### run.sh
#!/bin/bash
# the make line also repeats each setting of config.mk as NAME=value (left out here)
make -C /OpenROAD-flow-scripts/flow DESIGN_CONFIG=/design/flow/config.mk WORK_HOME=/design/flow/orfs CLKGATE_MAP_FILE= finish
### config.mk
export PLATFORM = sky130hd
export DESIGN_NAME = calculator
export DESIGN_NICKNAME = calculator
export VERILOG_FILES = /design/flow/design.v
export SDC_FILE = /design/flow/constraint.sdc
export NUM_CORES = 4
export LEC_CHECK = 0
export ABC_AREA = 1
export CAP_MARGIN = 20
export CELL_PAD_IN_SITES_GLOBAL_PLACEMENT = 1
export CORE_MARGIN = 3
export CORE_UTILIZATION = 56
export CTS_CLUSTER_DIAMETER = 53
export PLACE_DENSITY = 0.45
export SETUP_SLACK_MARGIN = 5.0
export SLEW_MARGIN = 0
### constraint.sdc
create_clock -name core_clock -period 37.1 [get_ports {CLOCK_50}]
set_input_delay 7.4200 -clock core_clock [delete_from_list [all_inputs] [get_ports {CLOCK_50}]]
set_output_delay 7.4200 -clock core_clock [all_outputs]
set_load 0.01 [all_outputs]
### design.v
module alu (input signed [10:0] regA, regB,  
				input [1:0] opcode,
				input clock, computestrobe,
				output reg signed[20:0] result,  
				output reg remain,  
				output reg [20:0] remainder  
				);
	reg [10:0] N, D;
	reg signed [20:0] res_t;
	reg [20:0] rem_t;
	reg signed [22:0] P;
	integer i;
	always @(posedge clock) begin
		if (computestrobe) begin
			res_t = result;
			rem_t = remainder; 
			remain <= 1'b0;
			case(opcode)
			2'b00 : begin 
				res_t = regA + regB;
			end
			2'b01 : begin
				res_t = regA - regB;
			end
			2'b10 : begin
				P = {{11{1'b0}}, regB, 1'b0};
				for (i = 11; i > 0; i = i-1) begin
					case (P [1:0]) 
						2'b01 : P[22:12] = P[22:12] + regA;
						2'b10 : P[22:12] = P[22:12] - regA;
						default: begin end
					endcase
					P = {P[22], P[22:1]};
				end
				res_t = P [21:1];
			end
			2'b11 : begin
				res_t = 21'd0;
				rem_t = 21'd0;
				N = (regA[10] == 1)? -regA: regA;
				D = (regB[10] == 1)? -regB: regB;
				if(D != 11'd0) begin  
					for (i = 10; i >= 0; i = i-1) begin
						rem_t = rem_t << 1;
						rem_t[0] = N[i];
						if (rem_t >= D) begin
							rem_t = rem_t - D;
							res_t[i] = 1'b1;
						end
					end
					if(regA[10] == 1'b1 && rem_t != 21'd0) begin  
						rem_t = D - rem_t;
						res_t = res_t + 1'b1;
					end
					res_t = ((regA[10] == 1)^(regB[10] == 1))? -res_t:res_t;
					remain <= 1'b1;
				end
			end
			default : begin	end
			endcase
			result <= res_t;
			remainder <= rem_t;
		end
	end
endmodule 
module bcdtobin (
	input [31:0] BCD,
	output reg signed [10:0] binout);
	reg signed [10:0] temp;
	always @ (*) begin
		temp = 11'd0;  
		if(BCD[3:0] < 4'b1010) begin  
			temp = temp + BCD[3:0];		
		end else if (BCD[3:0] == 4'b1110) begin  
			temp = -temp;  
		end
		if(BCD[7:4] < 4'b1010) begin  
			temp = temp + (11'd10*BCD[7:4]);		
		end else if (BCD[7:4] == 4'b1110) begin  
			temp = -temp;
		end
		if(BCD[11:8] < 4'b1010) begin  
			temp = temp + (11'd100 * BCD[11:8]);
		end else if (BCD[11:8] == 4'b1110) begin  
			temp = -temp;
		end
		if(BCD[15:12] == 4'b1110) begin  
			temp = -temp;
		end
		binout = temp;
	end
endmodule 
module bintobcd(input signed [20:0] bin,
						output reg [31:0] bcdnum);
		reg [51:0] masterreg;
		reg negative;
		integer i;
		always @(bin) begin
			masterreg = {52{1'b0}};
			negative = (bin[20] == 1)? 1'b1: 1'b0;
			masterreg[19:0] = (negative)? -bin[19:0]: bin[19:0];
			for (i = 0; i < 20; i = i + 1) begin
				if(masterreg[23:20] >= 4'd5 ) begin
				  masterreg[23:20] = masterreg[23:20] + 4'd3;
				end
				if(masterreg[27:24] >= 4'd5 ) begin
				  masterreg[27:24] = masterreg[27:24] + 4'd3;
				end
				if(masterreg[31:28] >= 4'd5 ) begin
				  masterreg[31:28] = masterreg[31:28] + 4'd3;
				end
				if(masterreg[35:32] >= 4'd5 ) begin
				  masterreg[35:32] = masterreg[35:32] + 4'd3;
				end
				if(masterreg[39:36] >= 4'd5 ) begin
				  masterreg[39:36] = masterreg[39:36] + 4'd3;
				end
				if(masterreg[43:40] >= 4'd5 ) begin
				  masterreg[43:40] = masterreg[43:40] + 4'd3;
				end
				if(masterreg[47:44] >= 4'd5 ) begin
				  masterreg[47:44] = masterreg[47:44] + 4'd3;
				end
				masterreg = masterreg << 1;
			end
			masterreg[51:48] = (negative)? 4'b1110 : 4'b1111;
			bcdnum = masterreg[51:20];
		end
	endmodule 
module numlength (input signed [20:0] binary_num,
	output reg [3:0]length);
reg signed [20:0] abs_num;
always @ (*) begin
	abs_num = (binary_num[20] == 1)? -binary_num: binary_num;
	length <= 3'd1;
	if (abs_num > 22'd9) length <= 3'd2;
	if (abs_num > 22'd99) length <= 3'd3;
	if (abs_num > 22'd999) length <= 3'd4;
	if (abs_num > 22'd9999) length <= 3'd5;
	if (abs_num > 22'd99999) length <= 3'd6;
end
endmodule
module resultformatter (input clock, remain,
					input [20:0] ALUresult, ALUremainder,
					output reg [31:0] formattedresult, 
					output reg [31:0] result_formem);
	wire [3:0] length_result, length_remainder;
	reg [31:0] temp_result, temp_result_1, temp_remainder;
	reg [3:0] result_used, result_used_1, remainder_used;
	wire [31:0] result_bcd, remainder_bcd;
	wire result_neg;
	numlength resultlength (.binary_num(ALUresult),
									.length(length_result));
	numlength remainderlength (.binary_num(ALUremainder),
										.length(length_remainder));
	bintobcd result_to_bcd(.bin(ALUresult),
									.bcdnum(result_bcd));
	bintobcd remainder_to_bcd(.bin(ALUremainder),
									.bcdnum(remainder_bcd));
	assign result_neg = ALUresult[20];
	integer i;
	reg [31:0] fr_t, fm_t;
	always @ (posedge clock) begin
		fr_t = formattedresult;
		result_used = 4'd0;
		remainder_used = 4'd0;
		temp_remainder = remainder_bcd;
		temp_result = result_bcd;
		for (i = 0; i < 8; i = i + 1) begin
			fr_t = fr_t >> 4;  
			if (remainder_used < length_remainder && remain) begin  
				fr_t[31:28] = temp_remainder[3:0];  
				temp_remainder = temp_remainder >> 4;  
				remainder_used = remainder_used + 1'd1;  
			end else if (remainder_used == length_remainder && remain) begin
				fr_t[31:28] = 4'b1010;  
				remainder_used = remainder_used + 1'd1;
			end else if (result_used < length_result) begin  
				fr_t[31:28] = temp_result[3:0];  
				temp_result = temp_result >> 4;  
				result_used = result_used + 1'd1;  
			end else if (result_used == length_result && result_neg == 1) begin  
				fr_t[31:28] = 4'b1110;  
				result_used = result_used + 1'd1;
			end else begin
				fr_t[31:28] = 4'b1111;  
			end
		end
		formattedresult <= fr_t;
	end
	always @ (posedge clock) begin
		fm_t = result_formem;
		result_used_1 = 3'd0;
		temp_result_1 = result_bcd;
		for (i = 0; i < 8; i = i + 1) begin
			fm_t = fm_t >> 4;
			if (result_used_1 < length_result && result_used_1 < 3'd3) begin  
				fm_t[31:28] = temp_result_1[3:0];
				temp_result_1 = temp_result_1 >> 4;
				result_used_1 = result_used_1 + 1'd1;
			end else begin
				fm_t[31:28] = 4'b1111;  
			end
		end
		result_formem <= fm_t;
	end
endmodule 
module control (input dig_in,
				input reset_in,
				input ex_in,
				input op_in,
				input bksp_in,
				input MS_in,
				input MR_in,
				input MC_in,
				input sub_in,
				input clock,
				input rst,
				output reg bksp_A,
				output reg bksp_B,
				output reg load_A,
				output reg load_B,
				output reg load_mem,
				output reg clear_mem,
				output reg load_A_mem,
				output reg load_B_mem,
				output reg load_op,
				output reg execute,
				output reg reset_out,
				output reg [1:0] display_select);
	parameter start = 0, op_A = 1, op_A_neg = 2, oprnd = 3, op_B = 4, op_B_neg = 5, result = 6;
	reg[2:0]state;
	always @(posedge clock) begin
		if (rst) state <= start;
		else case(state)
			start: begin
				if (sub_in) state <= op_A_neg;
				if (dig_in || MR_in) state <= op_A;
			end
			op_A: begin
				if(op_in) state <= oprnd;
				if(reset_in) state <= start;
			end
			op_A_neg: begin
				if (sub_in || bksp_in) state <= start;
				if (dig_in || MR_in) state <= op_A;
				if(reset_in) state <= start;
			end
			oprnd: begin
				if (sub_in) state <= op_B_neg;
				if(dig_in) state <= op_B;
				if(reset_in) state <= start;
			end
			op_B: begin
				if(ex_in) state <= result;
				if(reset_in) state <= start;
			end
			op_B_neg: begin
				if (sub_in || bksp_in) state <= oprnd;
				if (dig_in || MR_in) state <= op_B;
				if(reset_in) state <= start;
			end
			result: begin
				if (reset_in) state <= start;
			end
		endcase
	end
	always @(*) begin
		bksp_A <= 0;
		bksp_B <= 0;
		load_A <= 0;
		load_B <= 0;
		load_mem <= (MS_in)? 1'b1:1'b0;
		clear_mem <= (MC_in)? 1'b1:1'b0;
		load_A_mem <= 0;
		load_B_mem <= 0;
		load_op <= 0;
		execute <= 0;
		reset_out <= 0;
		case(state)
			start: begin
				if (MR_in) load_A_mem <=1;
				else if (sub_in || dig_in) load_A <= 1;
				else 	reset_out <= 1;
				display_select <= 2'b00;
			end
			op_A: begin
				if(dig_in) load_A <= 1;
				if(MR_in) load_A_mem <=1;
				if(bksp_in) bksp_A <= 1;
				if (op_in) load_op <= 1;
				display_select = 2'b00;
			end
			op_B: begin
				if(dig_in) load_B <= 1;
				if(MR_in) load_B_mem <=1;
				if(bksp_in) bksp_B <= 1;
				if(ex_in) execute <= 1;
				display_select = 2'b01;
			end
			op_A_neg: begin
				if(dig_in) load_A <= 1;
				if (sub_in || bksp_in) bksp_A <= 1'b1;
				if(MR_in) load_A_mem <=1;
				display_select = 2'b00;
			end
			op_B_neg: begin
				if(dig_in) load_B <= 1;
				if(MR_in) load_B_mem <=1;
				if (sub_in || bksp_in) bksp_B <= 1'b1;
				display_select = 2'b01;
			end
			oprnd: begin
				if (sub_in || dig_in) load_B <= 1'b1;
				display_select = 2'b01;
			end
			result: begin
				display_select = 2'b10;
			end
			default : begin
				display_select <= 2'b00;
			end
		endcase
	end
endmodule
module bcdreg (input clock,
			input rst,
			input [3:0] digit,
			input [31:0] mem,
			input load,
			input bksp,
			input clear,
			input load_mem,
			output reg [31:0] bcdreg
);
	reg [31:0] nxt;
	always @ (posedge clock) begin
			nxt = bcdreg;
			if (rst || clear) begin  
				nxt = {8{4'b1111}};
			end else if (load_mem) begin
				nxt = mem;
			end else if (bksp) begin
				nxt = nxt >> 4;
				nxt[31:28] = 4'b1111;
			end else if (load) begin
				if(nxt[11:8] == 4'b1110) begin 
					nxt[15:0] = nxt[15:0] << 4;
				end else begin
					nxt[11:0] = nxt[11:0] << 4;
				end
				nxt[3:0] = digit;
			end
		bcdreg <= nxt;
	end
endmodule 
module memreg (input clock,
			input rst,
			input [31:0] mem_input,
			input load,
			input clear,
			output reg [31:0] memreg
);
	always @ (posedge clock) begin
			if (rst || clear) begin
				memreg <= {{7{4'b1111}},4'b0000};
			end else if (load) begin
				memreg <= mem_input;
			end 
	end
endmodule 
module memmux (input [1:0] display_select,
					input [31:0] A, B, result,
					output reg [31:0] mem_input);
	always @(*) begin
		case (display_select)
			2'b00 : mem_input = A;
			2'b01 : mem_input = B;
			2'b10 : mem_input = result;
			default : mem_input = A;
		endcase
	end
endmodule 
module displaymux (input [1:0] display_select,
					input [31:0] reg_A, reg_B, reg_result,
					output reg [3:0] hex0_out, hex1_out, hex2_out, hex3_out, hex4_out, hex5_out, hex6_out, hex7_out);
	reg [31:0] selected_reg;
	always @(*) begin
		case (display_select)
			2'b00 : selected_reg = reg_A;
			2'b01 : selected_reg = reg_B;
			2'b10 : selected_reg = reg_result;
			default : selected_reg = reg_A;
		endcase
	 hex0_out = selected_reg[3:0];
	 hex1_out = selected_reg[7:4];
	 hex2_out = selected_reg[11:8];
	 hex3_out = selected_reg[15:12];
	 hex4_out = selected_reg[19:16];
	 hex5_out = selected_reg[23:20];
	 hex6_out = selected_reg[27:24];
	 hex7_out = selected_reg[31:28];
	end
endmodule 
module char_7seg( input [3:0] S,
						output reg [0:6] Display);
	always @(S)
	begin
		case (S)
		4'b0000  : Display <= 7'b0000001;  
		4'b0001  : Display <= 7'b1001111;  
		4'b0010  : Display <= 7'b0010010;  
		4'b0011  : Display <= 7'b0000110;  
		4'b0100  : Display <= 7'b1001100;  
		4'b0101  : Display <= 7'b0100100;  
		4'b0110  : Display <= 7'b0100000;  
		4'b0111  : Display <= 7'b0001111;  
		4'b1000  : Display <= 7'b0000000;  
		4'b1001  : Display <= 7'b0001100;  
		4'b1010  : Display <= 7'b1111010;  
		4'b1110  : Display <= 7'b1111110;  
		default  : Display <= 7'b1111111;  
		endcase
	end
endmodule
module inputhandler (
	input keystrobe,
	input [3:0] keycode,
	output dig_strobe,
	output reset_strobe,
	output ex_strobe,
	output op_strobe,
	output sub_strobe,
	output [3:0] dig_code,
	output [1:0] op_code);
assign dig_strobe = ((keycode < 4'b1010) && keystrobe)? 1'b1:1'b0;
assign reset_strobe = ((keycode == 4'b1010) && keystrobe)? 1'b1:1'b0;
assign ex_strobe = ((keycode == 4'b1011) && keystrobe)? 1'b1:1'b0;
assign op_strobe = ((keycode > 4'b1011) && keystrobe)? 1'b1:1'b0;
assign sub_strobe = ((keycode == 4'b1110) && keystrobe)? 1'b1:1'b0;
assign dig_code = keycode;
assign op_code = ~keycode[1:0];  
endmodule
module opreg (input load,
			input [1:0] op_code,
			input clock,
			output reg [1:0] operator);
	always @ (posedge clock) begin
		if(load)	operator <= op_code;
	end
endmodule 
module posedgetrigger (
		input clock,
		input rst,
		input signal,
		output strobe);
	reg signal_last;
	always @(posedge clock) begin
			if (rst) signal_last <= 1'b0;
			else signal_last <= signal;
	end
	assign strobe = (signal && ~signal_last)? 1'b1:1'b0;
endmodule 
module negedgetrigger (
		input clock,
		input rst,
		input signal,
		output strobe);
	reg signal_last;
	always @(posedge clock) begin
			if (rst) signal_last <= 1'b1;
			else signal_last <= signal;
	end
	assign strobe = (~signal && signal_last)? 1'b1:1'b0;
endmodule 
module PBhandler (
	input [3:0] KEY,
	input clock,
	input rst,
	output bksp_strobe,
	output MS_strobe,
	output MR_strobe,
	output MC_strobe);
negedgetrigger bksp (.clock(clock), .rst(rst), .signal(KEY[0]), .strobe(bksp_strobe));
negedgetrigger MS (.clock(clock), .rst(rst), .signal(KEY[1]), .strobe(MS_strobe));
negedgetrigger MR (.clock(clock), .rst(rst), .signal(KEY[2]), .strobe(MR_strobe));
negedgetrigger MC (.clock(clock), .rst(rst), .signal(KEY[3]), .strobe(MC_strobe));
endmodule
`default_nettype none
module calculator (input CLOCK_50,
							input RESET,
							input KEYPRESSED,
							input [3:0] KEYCODE,
							input [3:0] KEY,
							output [0:6] HEX0, HEX1, HEX2, HEX3, HEX4, HEX5, HEX6, HEX7
							);
		wire clockmain = CLOCK_50;
		wire rst = RESET;
		wire [3:0] keycode = KEYCODE;
		wire keystrobe;
		wire load_A, load_B;
		wire bksp_A, bksp_B;
		posedgetrigger keypressedge (.clock(clockmain), .rst(rst), .signal(KEYPRESSED), .strobe(keystrobe));
		wire dig_strobe, reset_strobe, ex_strobe, op_strobe, sub_strobe;
		wire [3:0] dig_code;
		wire [1:0] op_code;
		inputhandler keypad (
			.keystrobe(keystrobe),
			.keycode(keycode),
			.dig_strobe(dig_strobe),
			.reset_strobe(reset_strobe),
			.ex_strobe(ex_strobe),
			.op_strobe(op_strobe),
			.sub_strobe(sub_strobe),
			.dig_code(dig_code),
			.op_code(op_code)
		);
		wire bksp_strobe, MS_strobe, MR_strobe, MC_strobe;
		PBhandler PB (
			.KEY(KEY),
			.clock(clockmain),
			.rst(rst),
			.bksp_strobe(bksp_strobe),
			.MS_strobe(MS_strobe),
			.MR_strobe(MR_strobe),
			.MC_strobe(MC_strobe)
		);
		wire [1:0] display_select;
		wire load_op, reset_state, execute, load_A_mem, load_B_mem, load_mem, clear_mem;
		control FSM (
			.dig_in(dig_strobe),
			.reset_in(reset_strobe),
			.ex_in(ex_strobe),
			.op_in(op_strobe),
			.bksp_in(bksp_strobe),
			.MS_in(MS_strobe),
			.MR_in(MR_strobe),
			.MC_in(MC_strobe),
			.sub_in(sub_strobe),
			.clock(clockmain),
			.rst(rst),
			.bksp_A(bksp_A),
			.bksp_B(bksp_B),
			.load_A(load_A),
			.load_B(load_B),
			.load_mem(load_mem),
			.clear_mem(clear_mem),
			.load_A_mem(load_A_mem),
			.load_B_mem(load_B_mem),
			.load_op(load_op),
			.reset_out(reset_state),
			.execute(execute),  
			.display_select(display_select)
		);
		wire[31:0] reg_A, reg_B;
		wire [31:0] memory_selected, memory_stored;
		bcdreg operand_A (.clock(clockmain), .rst(rst),
							.digit(dig_code),
							.load(load_A),
							.bksp(bksp_A),
							.clear(reset_state),
							.bcdreg(reg_A),
							.mem(memory_stored),
							.load_mem(load_A_mem)
							);
		bcdreg operand_B (.clock(clockmain), .rst(rst),
							.digit(dig_code),
							.load(load_B),
							.bksp(bksp_B),
							.clear(reset_state),
							.bcdreg(reg_B),
							.mem(memory_stored),
							.load_mem(load_B_mem)
							);
		wire [1:0] operator;
		opreg op (.clock(clockmain),
			.load(load_op),
			.op_code(op_code),
			.operator(operator)
		);
		wire [10:0] reg_A_binary, reg_B_binary;
		wire [31:0] reg_result, reg_memresult;
		wire [20:0] result_bin, remainder_bin; 
		wire remain;
		bcdtobin reg_A_tobinary (.BCD(reg_A), .binout(reg_A_binary));
		bcdtobin reg_B_tobinary (.BCD(reg_B), .binout(reg_B_binary));
		alu alu_1 (.regA(reg_A_binary), 
					.regB(reg_B_binary),
					.opcode(operator),
					.clock(clockmain),
					.computestrobe(execute),
					.result(result_bin),
					.remain(remain),
					.remainder(remainder_bin));
		resultformatter resultformatter_1 (.clock(clockmain),
														.remain(remain),
														.ALUresult(result_bin),
														.ALUremainder(remainder_bin),
														.formattedresult(reg_result),
														.result_formem(reg_memresult));
		memmux memory_select (.display_select(display_select),
									.A(reg_A),
									.B(reg_B),
									.result(reg_memresult),
									.mem_input(memory_selected));
		memreg memory_register (.clock(clockmain), .rst(rst),
										.mem_input(memory_selected),
										.load(load_mem),
										.clear(clear_mem),
										.memreg(memory_stored));
		wire [3:0] hex0char_A, hex1char_A, hex2char_A, bcdneg_A;
		wire [3:0] hex0char_B, hex1char_B, hex2char_B, bcdneg_B;
		wire [3:0] hex0_out, hex1_out, hex2_out, hex3_out, hex4_out, hex5_out, hex6_out, hex7_out;
		displaymux displayMUX (.display_select(display_select),
								.reg_A(reg_A),
								.reg_B(reg_B),
								.reg_result(reg_result),
								.hex0_out(hex0_out), 
								.hex1_out(hex1_out), 
								.hex2_out(hex2_out), 
								.hex3_out(hex3_out), 
								.hex4_out(hex4_out), 
								.hex5_out(hex5_out), 
								.hex6_out(hex6_out), 
								.hex7_out(hex7_out)
								);
		char_7seg H0 (.S(hex0_out), .Display(HEX0));
		char_7seg H1 (.S(hex1_out), .Display(HEX1));
		char_7seg H2 (.S(hex2_out), .Display(HEX2));
		char_7seg H3 (.S(hex3_out), .Display(HEX3));
		char_7seg H4 (.S(hex4_out), .Display(HEX4));
		char_7seg H5 (.S(hex5_out), .Display(HEX5));
		char_7seg H6 (.S(hex6_out), .Display(HEX6));
		char_7seg H7 (.S(hex7_out), .Display(HEX7));
endmodule 
==> flow_results.org, run 1 <==
* Implementation run

** Run status
- Result of the run :: timing/DRC/antenna clean

** Setup path
- The timing report shows that the slowest cell on the worst path is fa_1.
- The launch point of the worst register-to-register path is recorded as operand_A.bcdreg[5].
- Most common cell type on the critical path :: nand2_1
- Grouping stages by cell kind, the critical path spends the most delay in simple AND/OR/NAND/NOR gates.
- STA classifies the critical path startpoint as a register.
- The timing report notes that buffer and inverter cells on the critical path total 31.
- Sort of element at the end of the critical path :: register
- Worst Setup Path Type :: reg2reg
- OpenSTA lists the critical path endpoint as alu_1.remainder[19].
- In this design, the stage delay of the slowest critical-path cell is 460 ps.
- According to the timing report, the critical path is launched from operand_A.bcdreg[5].
- CP Depth :: 203
- Worst R2R Path Depth :: 203
- Looking at the critical path, the highest net fanout was 21.
- Worst reg2reg setup slack :: 7300 ps
- Req. time, crit path :: 37430 ps
- For the worst reg-to-reg path, the endpoint reported by OpenROAD is alu_1.remainder[19].
- On the critical path the data arrives at 30130 ps.

** Drt
- After detailed routing, the number of vias per cell comes to 5.55.
- Count of antenna-violating nets left after detailed routing :: 0
- 0 antenna diodes ended up in the layout.
- For this run, the detailed router's first-pass iteration total came to 6.
- Dividing the detail-routed wire length by the instance count gives 15.5 µm.
- Remaining DRCs :: 0
- Count of vias placed by the detailed router :: 55992
- The violation tally recorded at the end of detailed-routing iteration 0 is 4416.
- For this block, the routed nets add up to 157000 µm of wire.

** Synthesis
- Sequential fraction of the synthesis area :: 9.44%
- Basic Gates by Area :: 35.4%
- Register bit count reported by yosys :: 217
- The commonest register cell is dfxtp_1.
- In the synthesized netlist, the cells that appear most often are nand2_1, inv_1, nor2_1.
- AO/OA Area Share :: 17.8%
- Adder-Cell Fraction of Synth Area :: 17.7%
- Synthesis handed over a netlist of 8876 instances.
- Cell taking the most area after synthesis :: ha_1
- Total cells reported by yosys after synthesis :: 8876
- Most used standard cell by instance count after synthesis :: nand2_1
- Top cells by area :: ha_1, nand2_1, inv_1
- The average instance in the mapped netlist occupies 5.72 µm².
- Total standard cell area after synthesis :: 50800 µm²
- The warning tally printed by Yosys for this design is 14.
- Library cells used by synthesis :: 72
- Top logic cell family in the synthesized netlist :: simple AND/OR/NAND/NOR gates
- Yosys reports the multiplexer fraction of the synthesized area as 0.318%.
- Chip area line of the yosys report :: 50800 µm²
- In this run the biggest area consumer among cell types represents 16.5% of the synthesized area.
- Yosys xor share :: 5.98%
- Share of flip-flops with an asynchronous set or reset after synthesis :: 0%
- Number of enable flip-flop cells :: 45

** Min path
- Start point of the worst hold path :: operand_B.bcdreg[20]
- The path class of the tightest hold or removal check is reg2reg.
- For hold timing, the worst endpoint is operand_B.bcdreg[20].
- Depth of the worst hold-timing path :: 2

** Floorplan
- Number of primary I/O pins :: 67
- The die covers 94300 µm².
- Row generation in the floorplan step produced 109 rows.
- Width of the die :: 307 µm
- The die is 307 µm tall.
- The initial utilization of the core area, before any placement, comes to 56.9%.
- The core region is 89200 µm².

** Timing
- OpenROAD reports that the post-layout worst path occupies 80.3% of the period.
- Total count of max-transition violations in the final report :: 0
- Worst hold slack after final layout :: 483 ps
- Setup tns final :: 0 ps
- Final Hold Viols :: 0
- Unrepaired setup endpoints after global routing :: false
- Final Skew :: 23.3 ps
- Post-route minimum period :: 29800 ps
- Worst relative slew slack :: 22.9%
- Slew at the pin closest to its max-slew limit :: 1160 ps
- Fmax :: 33.6 MHz
- The final report lists the setup-violating endpoint count as 0.

** Flow run
- In this run the tools logged warnings totalling 213.
- Number of max-capacitance violations reported :: 0

** GRT
- The global routing report lists combined usage of all routing layers as 31.7%.
- The initial antenna violation count is 1.
- Entering global routing, the biggest net connects 65 pins.
- The first global-routing pass estimated 252000 µm of wire.
- Number of global-route vias before repair :: 50644
- Total congestion overflow :: 0

** Clocking
- CTS sink count :: 217
- TritonCTS Buffers :: 28
- Looking at the clock tree report, the H-tree level count equals 1.
- Hold-fix buffer count after cts :: 0
- The skew report gives the latency at the later pin of the worst-skew pair as 580 ps.
- CTS root buffer :: clkbuf_16
- Clk buf depth :: 3
- Worst-path clk slew :: 60 ps
- CTS tree :: built

** Placement
- Per the placement log, port buffering inserted 66 buffers.
- For this run the detailed placement stage logged an HPWL of 125000 µm.
- Global placement routability congestion :: 0.984

** Layout
- Final-stage net count :: 9615
- Per the run report, area growth between synthesis and finish was 7.81%.
[through the flow]
stage / instances / cell area [µm²] / util (%) / worst slack, ps
final: 10089 / 54700 / 61.4 / 7300
after global routing: 10089 / 54700 / 61.4 / 4750
after CTS: 10041 / 53800 / 60.3 / 5050
after detailed placement: 9972 / 52500 / 58.9 / 1520
after global placement: 9972 / 52500 / 58.9 / 2430
after floorplan: 8895 / 50900 / - / 5110
[what timing repair did]
action                                  4_1_cts  5_1_grt
resized                                      47      152
gates cloned                                  3        7
endpoints found under the setup margin       42       42
pin swaps                                     9       46
setup buffers                                16       38
[area by class of cell]
class / count / area [µm²]
multi-input combinational: 6915 / 40000
fill: 9044 / 34400
inverter: 1565 / 5950
sequential: 217 / 4820
timing repair buffer: 175 / 1540
tap: 1165 / 1460
clock buffer: 36 / 771
clock inverter: 14 / 210
timing repair inverter: 2 / 17.5
[per-layer routing]
metal	routed length, µm	GRT usage, %
met1	68000	39.7
met2	73300	56.1
met3	8380	2.69
met4	6880	12.5
met5	13	0
==> run 2, diff against run 1 <==
- ABC_AREA: 1 -> 0
- CELL_PAD_IN_SITES_DETAIL_PLACEMENT: default -> 2
- CELL_PAD_IN_SITES_GLOBAL_PLACEMENT: 1 -> 0
- CORE_ASPECT_RATIO: default -> 1.03
- CORE_MARGIN: 3 -> 9
- CORE_UTILIZATION: 56 -> 23
- CTS_CLUSTER_DIAMETER: 53 -> default
- PLACE_DENSITY: 0.45 -> default
- PLACE_DENSITY_LB_ADDON: default -> 0.18
- SETUP_SLACK_MARGIN: 5.0 -> 0.44
- SLEW_MARGIN: 0 -> 25
- TNS_END_PERCENT: default -> 85
- clock period: 37.1 -> 50.0 ns (I/O delays scaled with it)
==> run 2 against run 1 <==
Against the previous run: still clean on timing, DRC and antenna; area after synthesis up 4.3%; cell area up 7.2%; wire length up 36%; global-route usage down 15 points.
==> flow_results.org, run 2 <==
* Implementation run

** Synthesis
- Cell taking the most area after synthesis :: ha_1
- AO/OA Area Share :: 26.5% (+8.6 points)
- Per-instance average area after synthesis :: 7.03 µm² (+23%)
- The area share of and/or/nand/nor cells after synthesis came to 24.5% (-11 points).
- Area fraction of the dominant cell type after synthesis :: 15.8% (-0.68 points)
- The xor-xnor portion of the synthesized cell area came to 8.79% (+2.8 points).
- Sequential fraction of the synthesis area :: 9.05% (-0.39 points)
- Most used standard cell by instance count after synthesis :: nand2_1
- Mux share of post-synthesis cell area :: 8.58% (+8.3 points)
- The chip area estimate from yosys synthesis is 53000 µm² (+4.3%).
- The main area contributors are ha_1, xnor2_1, dfxtp_1.
- By count the netlist is led by nand2_1, nor2_1, ha_1.
- Count of mapped cells out of synthesis :: 7540 (-15%)
- Top logic cell family in the synthesized netlist :: AND-OR/OR-AND gates
- Share of flip-flops with an asynchronous set or reset after synthesis :: 0% (unchanged)
- Total standard cell area after synthesis :: 53000 µm² (+4.3%)
- The count of instantiated cells in the yosys netlist came to 7540 (-15%).
- Count of yosys warnings during synthesis :: 14 (unchanged)
- The adder-cell area share of the yosys netlist came to 17.0% (-0.73 points).
- Post-synth the commonest register cell is dfxtp_1.
- The number of enable-type register cells in the synthesized netlist is 45 (unchanged).
- The post-synthesis sequential element count is 217 (unchanged).
- The number of distinct library cells after synthesis is 126 (+75%).

** Drt
- The amount of wire on met3 after detailed routing is 4680 µm (-44%).
- First-iteration detailed-routing DRC count :: 2112 (-52%)
- DRT Wirelength :: 213000 µm (+36%)
- Count of antenna-violating nets left after detailed routing :: 0 (unchanged)
- Remaining DRCs :: 0 (unchanged)
- Count of vias placed by the detailed router :: 55735 (-0.46%)
- The first-pass iteration count of the detailed router came to 5 (-1).
- The detailed-routed wire length on met2 was 105000 µm (+44%).
- Met1 wire length :: 97900 µm (+44%)
- The detailed router used layers up to and including met4.
- Post-DR wirelength/cell :: 20.2 µm (+30%)
- The average vias per placed instance was 5.27 (-5.0%).

** Clocking
- The total clock buffers created by CTS is 29 (+3.6%).
- The number of clock sinks was 217 (unchanged).
- Worst-path clk slew :: 70 ps (about the same)
- The cell sitting at the root of the clock tree is a clkbuf_16.
- Maximum level of the CTS H-tree :: 1 (unchanged)
- CTS tree :: built
- Insertion delay of the later-clocked pin in the worst-skew pair :: 610 ps (+30 ps)
- Clk buf depth :: 3 (unchanged)
- Hold-fix buffer count after cts :: 0 (unchanged)

** Floorplan
- The vertical die size came to 505 µm (+64%).
- The number of cell rows came to 178 (+63%).
- The horizontal die dimension is 491 µm (+60%).
- The placeable core region is 229000 µm² (+160%).
- The initial cell density of the core is 23.2% (-34 points).
- Floorplan die area :: 248000 µm² (+160%)
- The count of boundary I/O pins is 67 (unchanged).

** Run status
- Result of the run :: timing/DRC/antenna clean

** GRT
- The all-layer global routing usage came to 16.3% (-15 points).
- Total congestion overflow :: 0 (unchanged)
- Initial antenna violation count :: 1 (unchanged)
- Maximum number of pins on one net before global-route repair :: 65 (unchanged)
- The via count of the first global-routing pass was 60594 (+20%).
- First-pass GRT wire length :: 341000 µm (+36%)

** Timing
- The transition time at the pin with the least slew margin was 1090 ps (-62.7 ps).
- The final critical-path required period was 45310 ps (+15500 ps).
- Post-route fraction of the period consumed by the critical path :: 90.6% (+10 points)
- The timing-limited maximum frequency was 22.1 MHz (-34%).
- The tightest slew margin relative to the limit is 26.6% (+3.7 points).
- The final max-slew violation count was 0 (unchanged).
- Post-route setup slack :: 4690 ps (-2600 ps)
- The setup violation total in the final timing report came to 0 (unchanged).
- Final Hold Viols :: 0 (unchanged)
- The total negative setup slack is 0 ps (unchanged).
- Unrepaired setup endpoints after global routing :: false
- Final Skew :: 12.9 ps (-10.3 ps)

** Min path
- Min-Delay Endpoint :: memory_register.memreg[2]
- Hold crit path type :: reg2reg
- The number of instances on the worst hold path is 2 (unchanged).
- The launch point of the worst min-delay path is recorded as memory_register.memreg[2].

** Setup path
- Among cell families on the critical path, the largest total delay comes from AND-OR/OR-AND gates.
- The capture point of the critical path was reported as alu_1.result[4].
- For this design, the slowest cell found on the critical path is o31ai_4.
- For the worst reg-to-reg path, the endpoint reported by OpenROAD is alu_1.result[4].
- Crit path from :: operand_B.bcdreg[5]
- The worst setup path is launched from a register.
- Launching point of the worst reg2reg path :: operand_B.bcdreg[5]
- Worst R2R Path Depth :: 214 (+5.4%)
- The count of buffer and inverter cells on the critical path came to 9 (-71%).
- The reg-to-reg setup timing slack was 4690 ps (-2600 ps).
- Req. time, crit path :: 50330 ps (+12900 ps)
- The data arrival time of the critical path came to 45630 ps (+15500 ps).
- The worst setup path is captured at a register.
- CP Depth :: 214 (+5.4%)
- Critical path fanouts, max :: 27 (+29%)
- By startpoint and endpoint, the worst setup path is classified as reg2reg.
- Most common cell type on the critical path :: o21ai_0
- The delay of the slowest cell on the worst path was 740 ps (+280 ps).

** Placement
- Half-perimeter wire length after placement :: 175000 µm (+39%)
- The total of buffers placed on input and output ports came to 66 (unchanged).
- The minimum setup slack after placement was 646 ps (-871 ps).
- Global placement routability congestion :: 0.904 (-8.1%)

** Layout
- Final-stage net count :: 8202 (-15%)
- In this run the layout overhead on the synthesized area is reported as 10.8%.

** Flow run
- OpenROAD warning count :: 211 (-0.94%)
- The total of max-cap violations is 0 (unchanged).
==> run 2: through the flow <==
stage          hold slack (ps)  instances  utilization, %  instance area, µm²
4_1_cts                    489      10554            25.5               58300
5_1_grt                    521      10571            25.7               58700
3_5_place_dp               474      10503            25.1               57300
2_1_floorplan              442       7559               -               53000
3_3_place_gp               471      10503            25.1               57300
6_report                   487      10574            25.7               58700
==> run 2: layer usage <==
layer / up-vias / GRT usage (%)
met4: 0 / 3.83
met2: 600 / 29.8
li1: 26834 / -
met5: - / 0
met1: 28045 / 20.9
met3: 256 / 0.956
==> run 2: repair_timing <==
action	4_1_cts	5_1_grt
setup buffers	0	17
pin swaps	0	6
endpoints found under the setup margin	1	42
resized	1	58
cloned	0	0
==> run 2: cell type report <==
type / instances / area, µm²
inverters: 526 / 1980
multi-input cells: 6552 / 45700
clock buffers: 41 / 863
flip-flops and latches: 217 / 4800
clock inverters: 10 / 92.6
diodes: 3 / 7.51
well taps: 3060 / 3830
fillers: 27313 / 170000
repair buffers: 165 / 1430
==> run 3, diff against run 2 <==
- ABC_AREA: 0 -> 1
- CELL_PAD_IN_SITES_DETAIL_PLACEMENT: 2 -> default
- CELL_PAD_IN_SITES_GLOBAL_PLACEMENT: 0 -> 1
- CORE_ASPECT_RATIO: 1.03 -> default
- CORE_MARGIN: 9 -> 3
- CORE_UTILIZATION: 23 -> 64
- CTS_CLUSTER_DIAMETER: default -> 53
- PLACE_DENSITY: default -> 0.45
- PLACE_DENSITY_LB_ADDON: 0.18 -> default
- SETUP_SLACK_MARGIN: 0.44 -> -0.64
- SLEW_MARGIN: 25 -> 0
- TNS_END_PERCENT: 85 -> default
- clock period: 50.0 -> 25.0 ns (I/O delays scaled with it)
==> run 3 against run 2 <==
Against the previous run: the flow now stops in global placement without I/O (3_1_place_gp_skip_io); synthesized cell count rose by 18%; area after synthesis fell by 4.1%; die area fell by 67%.
==> flow_results.org, run 3 <==
#+TITLE: Flow metrics

** Synthesis
- The adder-cell area share of the yosys netlist was 17.7% (+0.73 points).
- Looking at the cell usage after synthesis, the top flip-flop cell is dfxtp_1.
- The number of distinct library cells after synthesis is 72 (-43%).
- The gate count after technology mapping was 8876 (+18%).
- Sequential fraction of the synthesis area :: 9.44% (+0.39 points)
- Looking at area per cell type in the netlist, the leader is ha_1.
- Looking at the gate-level netlist, the highest instance count belongs to nand2_1.
- The area fraction in compound gates after synthesis came to 17.8% (-8.6 points).
- Mux share of post-synthesis cell area :: 0.318% (-8.3 points)
- Top cells by area :: ha_1, nand2_1, inv_1
- Number of enable flip-flop cells :: 45 (unchanged)
- The xor-xnor portion of the synthesized cell area is 5.98% (-2.8 points).
- Chip area line of the yosys report :: 50800 µm² (-4.1%)
- Top logic cell family in the synthesized netlist :: simple AND/OR/NAND/NOR gates
- The average footprint of a synthesized cell was 5.72 µm² (-19%).
- Basic Gates by Area :: 35.4% (+11 points)
- List of most frequent post-synthesis cells :: nand2_1, inv_1, nor2_1
- The count of instantiated cells in the yosys netlist came to 8876 (+18%).
- The count of warnings emitted by yosys is 14 (unchanged).
- Share of flip-flops with an asynchronous set or reset after synthesis :: 0% (unchanged)
- Total standard cell area after synthesis :: 50800 µm² (-4.1%)
- Area fraction of the dominant cell type after synthesis :: 16.5% (+0.68 points)
- Register bit count reported by yosys :: 217 (unchanged)

** Floorplan
- The placeable core region is 78000 µm² (-66%).
- The die area came to 82800 µm² (-67%).
- The vertical die size was 288 µm (-43%).
- The number of cell rows was 102 (-43%).
- The initial cell density of the core came to 65.1% (+42 points).
- Width of the die :: 288 µm (-41%)

** Run status
- Stage reached :: global placement without I/O (3_1_place_gp_skip_io)
- The tool reported: "[ERROR GPL-0301] Utilization 108.485 % exceeds 100%".
- The run stopped with a tool error.
==> run 4, diff against run 3 <==
- CORE_UTILIZATION: 64 -> 19
- GPL_TIMING_DRIVEN: default -> 0
- PLACE_DENSITY: 0.45 -> default
- PLACE_DENSITY_LB_ADDON: default -> 0.12
- SETUP_SLACK_MARGIN: -0.64 -> 5.0
- TNS_END_PERCENT: default -> 70
- clock period: 25.0 -> 58.1 ns (I/O delays scaled with it)
==> run 4 against run 3 <==
Against the previous run: area after synthesis did not move; now clean on timing, DRC and antenna; synthesized cell count did not move; die area rose to 3.3 times the previous value.
==> flow_results.org, run 4 <==
* Implementation run

** Run status
- The run finished with no timing, DRC or antenna violations.

** Setup path
- Critical path fanouts, max :: 13
- For the worst flop-to-flop path, the logic depth is 218.
- Worst EP arrival :: 42400 ps
- Worst reg2reg setup slack :: 16130 ps
- Sort of element at the end of the critical path :: register
- Worst Setup Path Type :: reg2reg
- Endpoint of the worst setup timing path :: alu_1.remainder[18]
- At the worst endpoint, the required time is 58530 ps.
- The critical path contains buffers and inverters numbering 47 combined.
- By instance count, the cell type seen most on the critical path is a21oi_1.
- Crit path from :: operand_A.bcdreg[5]
- STA classifies the critical path startpoint as a register.
- Among all stages on the critical path, the maximum delay recorded is 750 ps.
- Top Family by Delay on Critical Path :: AND-OR/OR-AND gates
- Endpoint of the worst-slack reg-to-reg timing path :: alu_1.remainder[18]
- The critical path crosses 218 cells after its start point.
- The timing report shows that the slowest cell on the worst path is nor4_1.
- Looking at the reg2reg group, the worst path starts from operand_A.bcdreg[5].

** Timing
- Per the final report, max-transition violations number 0.
- Final Skew :: 39.7 ps
- Fmax :: 23.8 MHz
- Per the final timing report, the hold violations number 0.
- Unrepaired setup endpoints after global routing :: false
- Post-route fraction of the period consumed by the critical path :: 72.2%
- Measured against its own limit, the worst slew margin works out to 19.8%.
- Setup tns final :: 0 ps
- Slew at the pin closest to its max-slew limit :: 1200 ps
- The smallest clock period supported by the final layout is computed as 41970 ps.
- The end-of-flow timing check tallies setup violations at 0.

** GRT
- Met3 routing resource usage after global routing :: 0.513%
- Met1 Usage GRT :: 19.1%
- The initial antenna violation count came to 1.
- Entering global routing, the biggest net connects 24 pins.
- Met2 demand-to-capacity share in global routing :: 27.4%
- The via count of the first global-routing pass is 53606.
- For this run the aggregate overflow at the end of global routing stands at 0.
- Looking at the global route congestion table, the highest-usage layer is met2.
- The first global-routing pass estimated 318000 µm of wire.
- Combined global-route utilization of all metal layers :: 14.7%

** Clocking
- Buffers inserted by post-CTS timing repair :: 0
- CTS sink count :: 217
- TritonCTS built the clock tree.
- CTS root buffer :: clkbuf_16
- The CTS report gives the tree buffer count as 30.
- For the worst-skew pair, the clock arrives at the later sink with an insertion delay of 610 ps.
- In this run the number of H-tree levels came out at 1.
- Worst-path clk slew :: 60 ps
- Hold-fix buffer count after cts :: 0
- Clk buf depth :: 3
- The report lists the number of cells resized after CTS as 0.

** Synthesis
- The area share of and/or/nand/nor cells after synthesis is 35.4% (unchanged).
- Top cells by area :: ha_1, nand2_1, inv_1
- The number of enable-type register cells in the synthesized netlist was 45 (unchanged).
- List of most frequent post-synthesis cells :: nand2_1, inv_1, nor2_1
- Area fraction of the dominant cell type after synthesis :: 16.5% (unchanged)
- The area fraction in compound gates after synthesis came to 17.8% (unchanged).
- Most used standard cell by instance count after synthesis :: nand2_1
- Chip area line of the yosys report :: 50800 µm² (unchanged)
- The average footprint of a synthesized cell is 5.72 µm² (unchanged).
- Yosys xor share :: 5.98% (unchanged)
- Top logic cell family in the synthesized netlist :: simple AND/OR/NAND/NOR gates
- The most used flip-flop cell after synthesis is dfxtp_1.
- Sequential fraction of the synthesis area :: 9.44% (unchanged)
- The post-synthesis sequential element count was 217 (unchanged).
- Share of flip-flops with an asynchronous set or reset after synthesis :: 0% (unchanged)
- Total cells reported by yosys after synthesis :: 8876 (unchanged)
- The area of the mapped netlist was 50800 µm² (unchanged).
- Adder-Cell Fraction of Synth Area :: 17.7% (unchanged)
- Library cells used by synthesis :: 72 (unchanged)
- Count of yosys warnings during synthesis :: 14 (unchanged)
- The gate count after technology mapping was 8876 (unchanged).
- Cell taking the most area after synthesis :: ha_1
- The portion of netlist area occupied by mux cells is 0.318% (unchanged).

** Floorplan
- Std-Cell Rows :: 189 (+85%)
- The initial cell density of the core is 19.1% (-46 points).
- The horizontal die dimension came to 523 µm (+82%).
- Floorplan die area :: 274000 µm² (+230%)
- The placeable core region came to 266000 µm² (+240%).
- For this design the top-level I/O count stands at 67.
- Y dimension of the die :: 523 µm (+82%)

** Drt
- Post-DR wirelength/cell :: 16.5 µm
- Per the detail_route report, DRC violations left total 0.
- Total iterations of the first detailed-routing run :: 6
- In the routed layout, each cell is associated on average with a via count of 4.39.
- First-iteration detailed-routing DRC count :: 2969
- Count of vias placed by the detailed router :: 55088
- The detail route stage leaves a number of antenna-violating nets equal to 0.
- DRT Wirelength :: 207000 µm

** Placement
- Global placement routability congestion :: 0.819
- The buffer_ports step reported a buffer count of 66.
- The detailed placer reported the number of placed instances as 12500.
- According to the dpl log, the detail-placed design has an HPWL of 176000 µm.

** Flow run
- The tool warning count for the run is 211.
- Number of max-capacitance violations reported :: 0

** Min path
- Hold crit path type :: reg2reg
- The path with the worst hold slack has its endpoint at operand_B.bcdreg[23].
- The report gives the cell count of the worst hold path as 2.
- For the worst min-delay path, the startpoint reported by OpenROAD is operand_B.bcdreg[23].

** Layout
- After filler insertion, the fill cell instance count of the layout stands at 30609.
- The area taken by multi-input combinational cells is reported as 39300 µm².
- According to the finish report, the design has a final net count of 9711.
- The finished layout reports a core utilization of 21.5%.
- The area taken by sequential standard cells is reported as 4790 µm².
- Relative area change from synthesis to final layout :: 12.4%
- Final Non-Filler Cells :: 12556
-- run 4: cell type report --
| cell class | count | share of cell area, % |
|---|---|---|
| antenna | 1 | 0.00438 |
| buffer | 205 | 1.54 |
| clock buffer | 43 | 1.56 |
| clock inverter | 11 | 0.219 |
| inverter | 1565 | 10.3 |
| multi-input combinational | 6908 | 68.9 |
| sequential | 217 | 8.40 |
| tap | 3533 | 7.74 |
| timing repair buffer | 73 | 1.33 |
-- run 4: layer usage --
metal / vias to the layer above / routed length [µm]
met5: - / 0
met4: 0 / 2740
met3: 118 / 3590
met2: 569 / 104000
met1: 25386 / 96900
li1: 29015 / -
-- run 4: through the flow --
step / setup WS [ps] / instance area (µm²) / hold WS (ps)
after floorplan: 26110 / 50900 / 438
after global placement: 14980 / 55900 / 458
after detailed placement: 15930 / 56000 / 463
after CTS: 15760 / 57000 / 478
after global routing: 11070 / 57100 / 507
final: 16130 / 57100 / 478
==> run 5, diff against run 4 <==
- CELL_PAD_IN_SITES_GLOBAL_PLACEMENT: 1 -> default
- CORE_MARGIN: 3 -> 2
- CORE_UTILIZATION: 19 -> 68
- CTS_CLUSTER_DIAMETER: 53 -> 367
- CTS_CLUSTER_SIZE: default -> 34
- GPL_TIMING_DRIVEN: 0 -> default
- PLACE_DENSITY_LB_ADDON: 0.12 -> default
- SETUP_SLACK_MARGIN: 5.0 -> -1.65
- SLEW_MARGIN: 0 -> 20
- TNS_END_PERCENT: 70 -> default
- clock period: 58.1 -> 17.3 ns (I/O delays scaled with it)
==> run 5 against run 4 <==
Against the previous run: the flow now stops in global routing (5_1_grt); die area decreased by 72%; area after synthesis unchanged; synthesized cell count stayed put.
==> flow_results.org, run 5 <==
#+TITLE: Flow metrics

** Synthesis
- For reference, the top logic cell family by area is simple AND/OR/NAND/NOR gates.
- The count of instantiated cells in the yosys netlist was 8876 (unchanged).
- Library cells used by synthesis :: 72 (unchanged)
- The share of async-settable or async-resettable flops after synthesis came to 0% (unchanged).
- The number of enable-type register cells in the synthesized netlist came to 45 (unchanged).
- The synthesized design spends more area on one cell type than any other, namely ha_1.
- The top-area cell type share of the netlist area came to 16.5% (unchanged).
- Chip area line of the yosys report :: 50800 µm² (unchanged)
- Sequential fraction of the synthesis area :: 9.44% (unchanged)
- AO/OA Area Share :: 17.8% (unchanged)
- Adder-Cell Fraction of Synth Area :: 17.7% (unchanged)
- Post-synth the commonest register cell is dfxtp_1.
- Yosys xor share :: 5.98% (unchanged)
- The post-synthesis sequential element count was 217 (unchanged).
- The area of the mapped netlist came to 50800 µm² (unchanged).
- The average footprint of a synthesized cell is 5.72 µm² (unchanged).
- The gate count after technology mapping came to 8876 (unchanged).
- Looking at the gate-level netlist, the highest instance count belongs to nand2_1.
- Basic Gates by Area :: 35.4% (unchanged)
- Top cells by area :: ha_1, nand2_1, inv_1
- List of most frequent post-synthesis cells :: nand2_1, inv_1, nor2_1
- The portion of netlist area occupied by mux cells was 0.318% (unchanged).
- The count of warnings emitted by yosys was 14 (unchanged).

** Placement
- The minimum setup slack after placement came to -10210 ps (-26140 ps).
- The cell area after placement came to 62100 µm² (+11%).
- Count of buffers from port buffering :: 66 (unchanged)
- The HPWL after detailed placement came to 140000 µm (-20%).
- Global placement routability congestion :: 1.02 (+25%)

** Floorplan
- Number of primary I/O pins :: 67 (unchanged)
- The horizontal die dimension was 277 µm (-47%).
- The vertical die size is 277 µm (-47%).
- The die area came to 76900 µm² (-72%).
- Std-Cell Rows :: 100 (-47%)
- The placeable core region came to 74200 µm² (-72%).
- The initial cell density of the core was 68.4% (+49 points).

** Clocking
- The number of clock sinks came to 217 (unchanged).
- The total clock buffers created by CTS came to 10 (-67%).
- Maximum level of the CTS H-tree :: 1 (unchanged)
- Clk buf depth :: 3 (unchanged)
- CTS root buffer :: clkbuf_16

** Run status
- Stage reached :: global routing (5_1_grt)
- Result of the run :: did not finish
- The tool reported: "[ERROR GRT-0232] Routing congestion too high. Check the congestion heatmap in the GUI".

** GRT
- Global routing finished with a remaining overflow of 372.
- Combined global-route utilization of all metal layers :: 81.4%
==> run 5: routing by layer <==
layer	track usage, %	GRT overflow
met5	53.0	5
met4	76.0	130
met3	70.5	19
met2	95.2	201
met1	81.4	17
==> run 5: stage by stage <==
stage	setup TNS, ps	instances
3_5_place_dp	-430920	10982
3_3_place_gp	-362010	10982
4_1_cts	-362420	11151
2_1_floorplan	-434350	8895
==> run 5: what timing repair did <==
action,CTS
setup endpoints to repair,42
hold buffers,0
hold endpoints to repair,0
buffers inserted,155
cloned,4
pin swaps,168
resized,275
==> run 6, diff against run 5 <==
- CAP_MARGIN: 20 -> 10
- CELL_PAD_IN_SITES_GLOBAL_PLACEMENT: default -> 3
- CORE_MARGIN: 2 -> 3
- CORE_UTILIZATION: 68 -> 19
- CTS_CLUSTER_DIAMETER: 367 -> 53
- CTS_CLUSTER_SIZE: 34 -> 24
- GPL_TIMING_DRIVEN: default -> 1
- HOLD_SLACK_MARGIN: default -> 0.04
- PLACE_DENSITY: default -> 0.74
- SETUP_SLACK_MARGIN: -1.65 -> 5.0
- SLEW_MARGIN: 20 -> 0
- TNS_END_PERCENT: default -> 70
- clock period: 17.3 -> 58.1 ns (I/O delays scaled with it)
==> run 6 against run 5 <==
Against the previous run: the run now finishes clean; synthesized cell count unchanged; area after synthesis unchanged; die area grew to 3.6 times the previous value.
==> flow_results.org, run 6 <==
* Implementation run

** Setup path
- Worst EP arrival :: 37600 ps
- Endpoint of the worst setup timing path :: alu_1.remainder[18]
- Per the timing report, the most critical flop-to-flop path finishes at alu_1.remainder[18].
- Data on the critical path is required at its endpoint by 58520 ps.
- Most common cell type on the critical path :: a21oi_1
- Critical Path Source Type :: register
- The worst setup path is of the reg2reg kind.
- Crit path buffers/inverters :: 32
- OpenSTA lists the critical path startpoint as operand_A.bcdreg[5].
- Measured in cells, the most critical reg-to-reg path has a length of 203.
- Per the OpenROAD timing report, the critical path contains 203 cells.
- Worst path slowest cell :: nor4_1
- The report shows a maximum critical-path fanout of 36.
- The worst setup path is captured at a register.
- STA lists the startpoint of the worst register-to-register path as operand_A.bcdreg[5].
- Top Family by Delay on Critical Path :: AND-OR/OR-AND gates
- The largest single stage delay on the critical path is 710 ps.
- The timing report gives the worst reg2reg path a setup slack of 20920 ps.

** Timing
- Slew at the pin closest to its max-slew limit :: 1180 ps
- Worst hold slack after final layout :: 475 ps
- After layout, the worst setup slack is 20920 ps.
- In the final report, the number of pins over their slew limit comes to 0.
- Final Skew :: 28.0 ps
- The worst path needs 37180 ps of the cycle, external delays included.
- Derived from the worst setup path, the maximum achievable clock frequency is 26.9 MHz.
- The end-of-flow timing check tallies setup violations at 0.
- The worst pin sits at a relative slew slack of 20.4%.
- Setup tns final :: 0 ps
- Setup repair after global routing left no endpoint under its margin.
- Post-route fraction of the period consumed by the critical path :: 64.0%
- Final Hold Viols :: 0

** Clocking
- Insertion delay of the later-clocked pin in the worst-skew pair :: 590 ps
- Maximum level of the CTS H-tree :: 2 (+1)
- The number of clock sinks is 217 (unchanged).
- CTS root buffer :: clkbuf_16
- TritonCTS built the clock tree.
- Buffers inserted by post-CTS timing repair :: 0 (-100%)
- For reference, the clock transition at the flip-flops on the worst setup and hold paths is 60 ps.
- The number of buffers on the longest clock path is 3 (unchanged).
- The post-cts repair resize count is 0 (-100%).
- Hold-fix buffer count after cts :: 0 (unchanged)
- The total clock buffers created by CTS came to 41 (+31).

** Drt
- Remaining DRCs :: 0
- The first detailed-routing pass took 6 iterations.
- First-iteration detailed-routing DRC count :: 2992
- The routed design shows a wire length per standard cell of 15.0 µm.
- Count of antenna-violating nets left after detailed routing :: 0
- After detailed routing, the total wire length is 186000 µm.
- Number of vias per cell :: 4.37
- Ant. Diodes :: 0
- The detailed router placed 54379 vias in this run.

** Placement
- The cell area after placement is 55600 µm² (-10%).
- The total of buffers placed on input and output ports came to 66 (unchanged).
- Global placement routability congestion :: 0.832 (-19%)
- The HPWL after detailed placement came to 153000 µm (+9.2%).
- Pre-CTS setup slack :: 20940 ps (+31140 ps)

** GRT
- Maximum number of pins on one net before global-route repair :: 65
- Total congestion overflow :: 0
- The via count of the first global-routing pass was 51905.
- First-pass GRT wire length :: 291000 µm
- Across every metal layer, demand over resource in global routing totals 13.1%.
- Initial antenna violation count :: 3

** Synthesis
- Top cells by area :: ha_1, nand2_1, inv_1
- List of most frequent post-synthesis cells :: nand2_1, inv_1, nor2_1
- The count of instantiated cells in the yosys netlist came to 8876 (unchanged).
- The portion of netlist area occupied by mux cells was 0.318% (unchanged).
- Share of flip-flops with an asynchronous set or reset after synthesis :: 0% (unchanged)
- For this run, the leading register cell type out of synthesis is dfxtp_1.
- The adder-cell area share of the yosys netlist was 17.7% (unchanged).
- Per-instance average area after synthesis :: 5.72 µm² (unchanged)
- The most frequently used library cell after synthesis is nand2_1.
- The post-synthesis sequential element count came to 217 (unchanged).
- Library cells used by synthesis :: 72 (unchanged)
- The area fraction in compound gates after synthesis is 17.8% (unchanged).
- The number of enable-type register cells in the synthesized netlist came to 45 (unchanged).
- The gate count after technology mapping is 8876 (unchanged).
- The xor-xnor portion of the synthesized cell area came to 5.98% (unchanged).
- The area of the mapped netlist came to 50800 µm² (unchanged).
- Count of yosys warnings during synthesis :: 14 (unchanged)
- The area share of and/or/nand/nor cells after synthesis is 35.4% (unchanged).
- The sequential cell area fraction in the yosys report came to 9.44% (unchanged).
- Area fraction of the dominant cell type after synthesis :: 16.5% (unchanged)
- Cell taking the most area after synthesis :: ha_1
- Top logic cell family in the synthesized netlist :: simple AND/OR/NAND/NOR gates
- Chip area line of the yosys report :: 50800 µm² (unchanged)

** Floorplan
- Floorplan die area :: 274000 µm² (+260%)
- The initial cell density of the core came to 19.1% (-49 points).
- The horizontal die dimension was 523 µm (+89%).
- Number of primary I/O pins :: 67 (unchanged)
- Std-Cell Rows :: 189 (+89%)
- The vertical die size was 523 µm (+89%).
- Area of the core :: 266000 µm² (+260%)

** Min path
- Min-Delay Endpoint :: operand_B.bcdreg[31]
- STA reports the tightest min-delay check as being of type reg2reg.
- Along the worst hold path, the cell count comes to 2.
- The startpoint identified for the worst hold timing path is operand_B.bcdreg[31].

** Layout
- Design area :: 57000 µm²
- For this run, the post-layout net count is 9579.
- Between the synthesized netlist and the finished layout, the area growth was recorded as 12.3%.
- In the final layout, the fill cell count is 30434.

** Run status
- Result of the run :: timing/DRC/antenna clean

** Flow run
- In this run the tools logged warnings totalling 211.
- The run reported a max-capacitance violation count of 0.
run 6: final cells by class:
| type | count | area [µm²] | area share, % |
|---|---|---|---|
| clock buffers | 45 | 1100 | 1.93 |
| inverters | 1565 | 5870 | 10.3 |
| multi-input cells | 6908 | 39400 | 69.0 |
| clock inverters | 31 | 303 | 0.531 |
| repair buffers | 135 | 1180 | 2.07 |
| flip-flops and latches | 217 | 4790 | 8.41 |
| well taps | 3533 | 4420 | 7.75 |
run 6: routing by layer:
| metal | vias to the layer above | global-route usage (%) | share of wire [%] |
|---|---|---|---|
| li1 | 28732 | - | - |
| met2 | 686 | 23.1 | 48 |
| met1 | 24833 | 17.9 | 49 |
| met5 | - | 0 | 0 |
| met3 | 128 | 0.645 | 2.0 |
| met4 | 0 | 2.00 | 1.4 |
run 6: per-stage QoR:
stage | instances | utilization [%]
2_1_floorplan | 8895 | -
3_3_place_gp | 12358 | 20.9
3_5_place_dp | 12358 | 20.9
4_1_cts | 12434 | 21.5
5_1_grt | 12434 | 21.5
6_report | 12434 | 21.5
==> run 7, diff against run 6 <==
- CAP_MARGIN: 10 -> 20
- CELL_PAD_IN_SITES_DETAIL_PLACEMENT: default -> 1
- CELL_PAD_IN_SITES_GLOBAL_PLACEMENT: 3 -> default
- CORE_MARGIN: 3 -> 2
- CORE_UTILIZATION: 19 -> 61
- CTS_CLUSTER_DIAMETER: 53 -> default
- CTS_CLUSTER_SIZE: 24 -> 82
- GPL_ROUTABILITY_DRIVEN: default -> 0
- HOLD_SLACK_MARGIN: 0.04 -> default
- MIN_ROUTING_LAYER: default -> met2
- PLACE_DENSITY: 0.74 -> default
- PLACE_DENSITY_LB_ADDON: default -> 0.16
- SETUP_SLACK_MARGIN: 5.0 -> default
- clock period: 58.1 -> 39.2 ns (I/O delays scaled with it)
==> run 7 against run 6 <==
Against the previous run: the flow now stops in detailed placement (3_5_place_dp); die area fell by 69%; area after synthesis did not move; synthesized cell count did not move.
==> flow_results.org, run 7 <==
#+TITLE: Flow metrics

** Run status
- Result of the run :: did not finish
- It got as far as detailed placement (3_5_place_dp) and failed there.
- The tool reported: "[ERROR DPL-0033] detailed placement checks failed during check placement".

** Synthesis
- Register bit count reported by yosys :: 217 (unchanged)
- The number of distinct library cells after synthesis was 72 (unchanged).
- List of most frequent post-synthesis cells :: nand2_1, inv_1, nor2_1
- Total cells reported by yosys after synthesis :: 8876 (unchanged)
- The xor-xnor portion of the synthesized cell area came to 5.98% (unchanged).
- Number of enable flip-flop cells :: 45 (unchanged)
- Basic Gates by Area :: 35.4% (unchanged)
- The area of the mapped netlist is 50800 µm² (unchanged).
- Chip area line of the yosys report :: 50800 µm² (unchanged)
- The sequential cell area fraction in the yosys report is 9.44% (unchanged).
- Most used standard cell by instance count after synthesis :: nand2_1
- Adder-Cell Fraction of Synth Area :: 17.7% (unchanged)
- Per the synth stats, the flop cell with the highest instance count is dfxtp_1.
- Per-instance average area after synthesis :: 5.72 µm² (unchanged)
- Top logic cell family in the synthesized netlist :: simple AND/OR/NAND/NOR gates
- ha_1 takes more of the synthesized area than any other cell.
- The gate count after technology mapping is 8876 (unchanged).
- Top cells by area :: ha_1, nand2_1, inv_1
- Mux share of post-synthesis cell area :: 0.318% (unchanged)
- The area fraction in compound gates after synthesis was 17.8% (unchanged).
- The top-area cell type share of the netlist area was 16.5% (unchanged).
- Count of yosys warnings during synthesis :: 14 (unchanged)
- The share of async-settable or async-resettable flops after synthesis was 0% (unchanged).

** Placement
- Count of buffers from port buffering :: 66 (unchanged)

** Floorplan
- The initial cell density of the core is 61.7% (+43 points).
- The number of cell rows was 105 (-44%).
- The count of boundary I/O pins was 67 (unchanged).
- The vertical die size was 293 µm (-44%).
- Floorplan die area :: 85600 µm² (-69%)
- The horizontal die dimension was 293 µm (-44%).
- The placeable core region is 82200 µm² (-69%).
-- run 7: per-stage QoR --
step	cell area [µm²]	instances	worst slack, ps	hold WS (ps)
after floorplan	50900	8895	7210	438
after global placement	52300	9869	4550	451
==> run 8, diff against run 7 <==
- CELL_PAD_IN_SITES_DETAIL_PLACEMENT: 1 -> default
- CORE_UTILIZATION: 61 -> 67
- CTS_CLUSTER_DIAMETER: default -> 63
- CTS_CLUSTER_SIZE: 82 -> 10
- GPL_ROUTABILITY_DRIVEN: 0 -> default
- GPL_TIMING_DRIVEN: 1 -> default
- MIN_ROUTING_LAYER: met2 -> default
- PLACE_DENSITY_LB_ADDON: 0.16 -> 0.0
- SLEW_MARGIN: 0 -> 20
- TNS_END_PERCENT: 70 -> default
- clock period: 39.2 -> 59.3 ns (I/O delays scaled with it)
==> run 8 against run 7 <==
Against the previous run: now clean on timing, DRC and antenna; area after synthesis stayed put; synthesized cell count stayed put; die area is 8.8% lower.
==> flow_results.org, run 8 <==
* Implementation run

** GRT
- Total congestion overflow :: 0
- Global routing used 37.4% of the available tracks.
- Number of global-route vias before repair :: 51413
- Maximum number of pins on one net before global-route repair :: 65

** Synthesis
- Library cells used by synthesis :: 72 (unchanged)
- Adder-Cell Fraction of Synth Area :: 17.7% (unchanged)
- Area fraction of the dominant cell type after synthesis :: 16.5% (unchanged)
- The area fraction in compound gates after synthesis was 17.8% (unchanged).
- Sequential fraction of the synthesis area :: 9.44% (unchanged)
- The gate count after technology mapping came to 8876 (unchanged).
- The number of enable-type register cells in the synthesized netlist is 45 (unchanged).
- Mux share of post-synthesis cell area :: 0.318% (unchanged)
- Total cells reported by yosys after synthesis :: 8876 (unchanged)
- Among the non-sequential cells, simple AND/OR/NAND/NOR gates take the most area.
- Register bit count reported by yosys :: 217 (unchanged)
- The chip area estimate from yosys synthesis is 50800 µm² (unchanged).
- Yosys instantiated no cell more often than nand2_1.
- The main area contributors are ha_1, nand2_1, inv_1.
- Cell taking the most area after synthesis :: ha_1
- The area share of and/or/nand/nor cells after synthesis came to 35.4% (unchanged).
- The commonest cells after synthesis are nand2_1, inv_1, nor2_1.
- The average footprint of a synthesized cell came to 5.72 µm² (unchanged).
- Most instantiated flip-flop cell in the synthesis netlist :: dfxtp_1
- The count of warnings emitted by yosys was 14 (unchanged).
- Yosys xor share :: 5.98% (unchanged)
- Share of flip-flops with an asynchronous set or reset after synthesis :: 0% (unchanged)
- The area of the mapped netlist came to 50800 µm² (unchanged).

** Setup path
- Data arrives at the worst endpoint at 37530 ps.
- The critical path runs through a total of 206 cells.
- In this design, the stage delay of the slowest critical-path cell is 860 ps.
- STA puts the critical path data required time at 59720 ps.
- The capture point of the critical path was reported as alu_1.remainder[19].

** Timing
- Setup tns final :: 0 ps
- For the final database, setup skew stands at 37.6 ps.
- The worst path uses 62.6% of the clock period.
- After layout, the minimum clock period comes to 37110 ps.
- Fmax :: 26.9 MHz
- Setup repair after global routing left no endpoint under its margin.

** Drt
- Remaining DRCs :: 0
- Ant. Diodes :: 0
- Total iterations of the first detailed-routing run :: 8
- The routed design shows a wire length per standard cell of 15.5 µm.
- In the post-route report, total wirelength is listed as 152000 µm.
- For this block, the initial DRC count from the detailed router was 4927.
- Count of vias placed by the detailed router :: 56736

** Floorplan
- The horizontal die dimension came to 279 µm (-4.5%).
- Number of primary I/O pins :: 67 (unchanged)
- Std-Cell Rows :: 100 (-4.8%)
- The placeable core region is 74700 µm² (-9.2%).
- Init Core Util :: 68.0% (+6.2 points)
- Y dimension of the die :: 279 µm (-4.5%)
- The die area is 78000 µm² (-8.8%).

** Clocking
- Clk buf depth :: 3
- TritonCTS built the clock tree.
- Insertion delay of the later-clocked pin in the worst-skew pair :: 580 ps
- After clock tree synthesis, the setup repair step added 0 buffers.
- Counting every sink on the clock net gives 217.

** Min path
- In this run the most critical hold path is launched from operand_B.bcdreg[29].
- Hold crit path type :: reg2reg
- Depth of the worst hold-timing path :: 2

** Flow run
- Warnings raised by the tools during the run amount to 211.

** Layout
- Relative area change from synthesis to final layout :: 4.33%
- # fillers :: 6822
- The finished cells cover 53000 µm².

** Run status
- The flow ran to the end and the layout has no timing, DRC or antenna violations.

** Placement
- Count of buffers from port buffering :: 66 (unchanged)
- Global placement routability congestion :: 1.05
[run 8: area by class of cell]
type | count | area [µm²] | area share, %
inverters | 1565 | 5870 | 11.1
well taps | 969 | 1210 | 2.29
clock inverters | 3 | 37.5 | 0.0708
multi-input cells | 6908 | 39400 | 74.3
repair buffers | 108 | 976 | 1.84
clock buffers | 33 | 729 | 1.38
flip-flops and latches | 217 | 4790 | 9.05
[run 8: through the flow]
stage               worst slack [ps]  instances
finish                         22190       9803
global route                   18320       9803
CTS                            22800       9803
detailed placement             23000       9767
global placement               24180       9767
floorplan                      27310       8895
[run 8: layer usage]
metal	track usage (%)	vias up	part of all wire (%)
met5	0	-	0
met4	18.8	0	5.6
met3	4.16	480	7.8
met2	65.6	2301	46
met1	45.3	25304	41
li1	-	28651	-
